==> flow/design.v (excerpt) <==
module CPU(
    input             clk,
    input             rst,
    input      [31:0] data_out,
    input      [31:0] instr_out,
    output reg        instr_read,
    output reg        data_read,
    output reg [31:0] instr_addr,
    output reg [31:0] data_addr,
    output reg [3:0]  data_write,
    output reg [31:0] data_in
);
clock: 15.0 ns
lec_check: 0
cap_margin: 20
cell_pad_in_sites_global_placement: 3
core_margin: 2
core_utilization: 40
max_routing_layer: met4
min_routing_layer: met1
place_density: 0.41
setup_slack_margin: 0.11
slew_margin: 20
run.sh (not shown) runs the stock make flow with config.mk's settings and CLKGATE_MAP_FILE=.
Change:
CELL_PAD_IN_SITES_GLOBAL_PLACEMENT = unset   (was 3)
CORE_UTILIZATION = 45   (was 40)
MAX_ROUTING_LAYER = unset   (was met4)
MIN_ROUTING_LAYER = unset   (was met1)
PLACE_DENSITY = unset   (was 0.41)
PLACE_DENSITY_LB_ADDON = 0.25   (was unset)
SETUP_SLACK_MARGIN = unset   (was 0.11)
SLEW_MARGIN = 35   (was 20)
=> Via count is higher by 2.5%. Sequential share of layout area is higher by 0.13 points. Critical path depth is lower by 1. Setup slack gets worse by 0.11 ns. Global-route usage is higher by 2.7 points. Routed wire length is lower by 2.2%. Die size is lower by 11%. Non-clock buffer count is higher by 13. Register-to-register slack gets better by 0.33 ns. Cell area barely changes. Maximum frequency is lower by 0.99%.
Change:
CORE_UTILIZATION = 61   (was 45)
CTS_CLUSTER_SIZE = 39   (was unset)
MAX_ROUTING_LAYER = met4   (was unset)
PLACE_DENSITY_LB_ADDON = unset   (was 0.25)
SETUP_SLACK_MARGIN = 1.32   (was unset)
SLEW_MARGIN = 20   (was 35)
TNS_END_PERCENT = 5   (was unset)
clock period = 6.49 ns   (was 15.0 ns; I/O delays follow)
Now the flow did not get past global routing.
Die area came out lower by about 26%.
Synthesized area stays the same.
Synthesized cell count does not change.
Change:
CELL_PAD_IN_SITES_GLOBAL_PLACEMENT = 0   (was unset)
SETUP_SLACK_MARGIN = 0.74   (was 1.32)
TNS_END_PERCENT = unset   (was 5)
clock period = 6.4 ns   (was 6.49 ns; I/O delays follow)
Effect:
- The changed run failed in global routing on GRT-0232
- die size is unchanged
- synthesized cell count does not change
- synthesized area is unchanged

========
Starting RTL as in the previous note.
Settings: LEC_CHECK=0, CAP_MARGIN=20, CORE_MARGIN=2, CORE_UTILIZATION=72, CTS_CLUSTER_DIAMETER=332, CTS_CLUSTER_SIZE=97, PLACE_DENSITY=0.42, SLEW_MARGIN=20; clock period 8.1 ns.
The first run stopped in 5_1_grt with GRT-0232.
Rerun with:
Settings changed: CORE_UTILIZATION 72 to 45, CTS_CLUSTER_DIAMETER 332 to not set, CTS_CLUSTER_SIZE 97 to not set, PLACE_DENSITY 0.42 to not set.
Clock period 8.1 ns to 15.0 ns, I/O delays scaled along.
Outcome:
- With this change the flow produced a clean layout
- die area climbs by about 60%
- area after synthesis is unchanged
- synthesized cell count is unchanged
Rerun with:
Settings changed: CORE_UTILIZATION 45 to 56, SETUP_SLACK_MARGIN set to 1.32, TNS_END_PERCENT set to 5.
Clock period 15.0 ns to 6.49 ns, I/O delays scaled along.
The changed run completed, yet does not pass: negative setup slack.
First-iteration DRC count came out higher by well over a third.
Register-to-register slack loses 6.0 ns.
Die size came out lower by about a fifth.
Worst setup slack loses 4.1 ns.
Sequential power came out higher by well over a third.
Final cell count came out higher by a few percent.
Total power came out higher to 2.6 times its value.
Clock skew came out higher by 0.0051 ns.
Clock power came out higher by well over a third.
Synthesized area is unchanged.
Count of clock-buffer cells in the layout came out lower by 33.
Rerun with:
Settings changed: CELL_PAD_IN_SITES_GLOBAL_PLACEMENT set to 1, CORE_UTILIZATION 56 to 58, CTS_CLUSTER_SIZE set to 50, HOLD_SLACK_MARGIN set to -0.1, SETUP_SLACK_MARGIN 1.32 to 0.96.
Clock period 6.49 ns to 6.59 ns, I/O delays scaled along.
=> The changed run finished but failed the layout checks on negative setup slack. Core utilization went up by 2.5 points. Hold slack is better by 0.012 ns. Sequential power goes down slightly. Design area decreases slightly. Register-to-register slack is worse by 0.44 ns. Combinational power drops by a few percent. Routed wire length came out lower by a few percent. Die size decreases by a few percent. Clock power rises slightly. Worst setup slack improved by 0.12 ns.
Rerun with:
Settings changed: CELL_PAD_IN_SITES_GLOBAL_PLACEMENT 1 to not set, CTS_CLUSTER_SIZE 50 to 39, HOLD_SLACK_MARGIN -0.1 to not set, MAX_ROUTING_LAYER set to met4, SETUP_SLACK_MARGIN 0.96 to 1.32.
Clock period 6.59 ns to 6.49 ns, I/O delays scaled along.
Outcome:
- With this change the flow stopped in 5_1_grt
- die area does not change
- synthesized area is unchanged
- synthesized cell count is unchanged
Rerun with:
Settings changed: CORE_UTILIZATION 58 to 52, CTS_CLUSTER_SIZE 39 to 97, MAX_ROUTING_LAYER met4 to not set, SETUP_SLACK_MARGIN 1.32 to 1.59, TNS_END_PERCENT 5 to not set.
Clock period 6.49 ns to 7.01 ns, I/O delays scaled along.
The new run produced a layout that fails on negative setup slack.
Die area goes up by 11%.
Synthesized cell count does not change.
Synthesized area does not change.
No activity file was given, so power comes from the tool's default toggle rates.
